== indigo ==
## CORDIC_Top
module CORDIC_Top (
    input clk,
    input [31:0] target,
	 output [31:0] cos_x
);
For scale: ~8100 cells after synthesis, ~65 I/O pins, about 0.061 mm2 of cells after synthesis.
clock: 6.61 ns
lec_check: 0
abc_area: 1
cap_margin: 20
core_margin: 2
core_utilization: 72
cts_cluster_diameter: 399
cts_cluster_size: 95
place_density: 0.37
slew_margin: 20
tns_end_percent: 5
run.sh (not shown) runs the stock make flow with config.mk's settings and CLKGATE_MAP_FILE=.
Flow for indigo halted at global routing, error code GRT-0232.
--- input diff indigo..xenon ---
# indigo
export LEC_CHECK = 0
export ABC_AREA = 1
export CAP_MARGIN = 20
export CORE_MARGIN = 2
export CORE_UTILIZATION = 72
export CTS_CLUSTER_DIAMETER = 399
export CTS_CLUSTER_SIZE = 95
export PLACE_DENSITY = 0.37
export SLEW_MARGIN = 20
export TNS_END_PERCENT = 5
create_clock -name core_clock -period 6.61 [get_ports {clk}]
# xenon
export LEC_CHECK = 0
export CAP_MARGIN = 20
export CORE_MARGIN = 2
export CORE_UTILIZATION = 72
export PLACE_DENSITY = 0.67
export SLEW_MARGIN = 20
create_clock -name core_clock -period 9.45 [get_ports {clk}]
## What came out
Delta (xenon minus indigo): post-synthesis sequential area ratio shows no meaningful change; chip area estimate from yosys synthesis comparable.
xenon vs. indigo: post-synthesis area per instance increased by 12% relative to the old numbers, tally of unique sky130hd cells used after synthesis rose by 30, buffer count from post-CTS setup fixing down 7.
Per the final summary, xenon finished and its layout is clean on timing, DRC and antenna.
From indigo to xenon, row count did not move at all.
Edits applied to the flow inputs when going from xenon to nickel:
# xenon
export LEC_CHECK = 0
export CAP_MARGIN = 20
export CORE_MARGIN = 2
export CORE_UTILIZATION = 72
export PLACE_DENSITY = 0.67
export SLEW_MARGIN = 20
create_clock -name core_clock -period 9.45 [get_ports {clk}]
# nickel
export LEC_CHECK = 0
export CAP_MARGIN = 20
export CORE_MARGIN = 2
export CORE_UTILIZATION = 49
export SLEW_MARGIN = 20
create_clock -name core_clock -period 9.79 [get_ports {clk}]
==> comparison <==
Both conditions hold for nickel: the flow ran to the end and the final layout passed the timing, DRC and antenna checks.
Going from xenon to nickel, pre-CTS worst setup slack grows by 140 ps.
Between xenon and nickel, count of non-CTS buffers in the layout decreased.
There was hardly any difference in number of I/O pins between nickel and xenon.
In the metrics for xenon and nickel, the one carrying the higher global-route usage over all layers is xenon.
Die size is lower on xenon
Edits applied to the flow inputs when going from nickel to maple:
# nickel
export LEC_CHECK = 0
export CAP_MARGIN = 20
export CORE_MARGIN = 2
export CORE_UTILIZATION = 49
export SLEW_MARGIN = 20
create_clock -name core_clock -period 9.79 [get_ports {clk}]
# maple
export LEC_CHECK = 0
export CAP_MARGIN = 20
export CORE_MARGIN = 2
export CORE_UTILIZATION = 72
export PLACE_DENSITY_LB_ADDON = 0.01
export SLEW_MARGIN = 20
create_clock -name core_clock -period 8.98 [get_ports {clk}]
### Flow results
nickel completed; timing, DRC and antenna clean. maple had finished all stages when the layout checks came back failing, citing setup timing. Summary of maple over nickel: area of the core has decreased; register-to-register slack lost 590 ps. Looking at critical path depth across nickel and maple, the one that comes out higher is maple.

========
== zinc ==
CORDIC_Top again, from the RTL that the note above started with.
Settings: LEC_CHECK=0, CAP_MARGIN=20, CELL_PAD_IN_SITES_GLOBAL_PLACEMENT=0, CORE_ASPECT_RATIO=0.9, CORE_MARGIN=2, CORE_UTILIZATION=72, CTS_CLUSTER_SIZE=40, GPL_ROUTABILITY_DRIVEN=1, MAX_ROUTING_LAYER=met4, PLACE_DENSITY_LB_ADDON=0.0, SETUP_SLACK_MARGIN=-0.78, SLEW_MARGIN=20, TNS_END_PERCENT=5; clock period 7.7 ns.
Status(zinc) = ERROR, stage = 5_1_grt
[inputs] yarrow vs zinc
- SETUP_SLACK_MARGIN: -0.78 -> 2.39
- CTS_CLUSTER_DIAMETER: unset -> 340
- CAP_MARGIN: 20 -> 0
- CTS_CLUSTER_SIZE: 40 -> 28
- CORE_ASPECT_RATIO: 0.9 -> unset
- the clock period (ns, I/O delays scaled along): 7.7 -> 10.1
Notes after the runs:
yarrow: no failed stages, no open violations at the end
zinc → yarrow: die area flat, post-CTS repair timing setup buffer count up about 260%, horizontal die dimension down 16 um, depth of the CTS H-tree down 1.
Going from zinc to yarrow, total clock buffers created by CTS fell by about 60%, worst setup timing slack at the placement stage rose by 2.11 ns.

========
run 1:
CORDIC_Top again, from the RTL that the note above started with.
==> flow/config.mk <==
export PLATFORM = sky130hd
export DESIGN_NAME = CORDIC_Top
export DESIGN_NICKNAME = CORDIC_Top
export VERILOG_FILES = /design/flow/design.v
export SDC_FILE = /design/flow/constraint.sdc
export NUM_CORES = 4
export LEC_CHECK = 0
export CAP_MARGIN = 20
export CORE_MARGIN = 2
export CORE_UTILIZATION = 40
export SLEW_MARGIN = 20
==> flow/constraint.sdc <==
create_clock -name core_clock -period 5.56 [get_ports {clk}]
set_input_delay 1.1120 -clock core_clock [delete_from_list [all_inputs] [get_ports {clk}]]
set_output_delay 1.1120 -clock core_clock [all_outputs]
set_load 0.01 [all_outputs]
Final checks on run 1, whose flow otherwise completed, came back failing, citing negative setup slack.
Input-level comparison between run 2 and run 1:
==> flow/constraint.sdc <==
create_clock -name core_clock -period 10.0 [get_ports {clk}]
set_input_delay 2.0000 -clock core_clock [delete_from_list [all_inputs] [get_ports {clk}]]
set_output_delay 2.0000 -clock core_clock [all_outputs]
set_load 0.01 [all_outputs]
Notes after the runs:
Run 2: PASS, flow complete, no timing, DRC or antenna violations
Run 2 has non-clock buffer count below what run 1 had.
Post-layout period usage of the worst path came out lower on run 2 than on run 1.
Run 2 vs. run 1: post-DP HPWL went down by 14%.
Summary: with run 1 as the reference, final-layout clock buffer total in run 2 moved down by a little under 10%.
[inputs] run 3 vs run 2
--- a/flow/config.mk
+++ b/flow/config.mk
@@ -8 +8,2 @@
-export CAP_MARGIN = 20
+export CAP_MARGIN = 10
+export CELL_PAD_IN_SITES_DETAIL_PLACEMENT = 2
@@ -10,2 +11,8 @@
-export CORE_UTILIZATION = 40
-export SLEW_MARGIN = 20
+export CORE_UTILIZATION = 37
+export CTS_CLUSTER_DIAMETER = 385
+export GPL_TIMING_DRIVEN = 0
+export HOLD_SLACK_MARGIN = 0.28
+export MIN_ROUTING_LAYER = met1
+export PLACE_DENSITY_LB_ADDON = 0.14
+export SLEW_MARGIN = 40
+export TNS_END_PERCENT = 65
Notes after the runs:
- No crash in run 3: every stage finished, but the layout fails its final checks due to negative setup slack.
- Per the comparison of run 3 with run 2, wire length now sits higher; time the final worst path needs with I/O delays and setup went up 0.37 ns.
- As far as number of non-clock inverters is concerned, run 3 and run 2 perform about the same.
- Diff run 2 -> run 3: worst setup slack now sits lower, number of vias after detailed routing shows an increase of 3249.
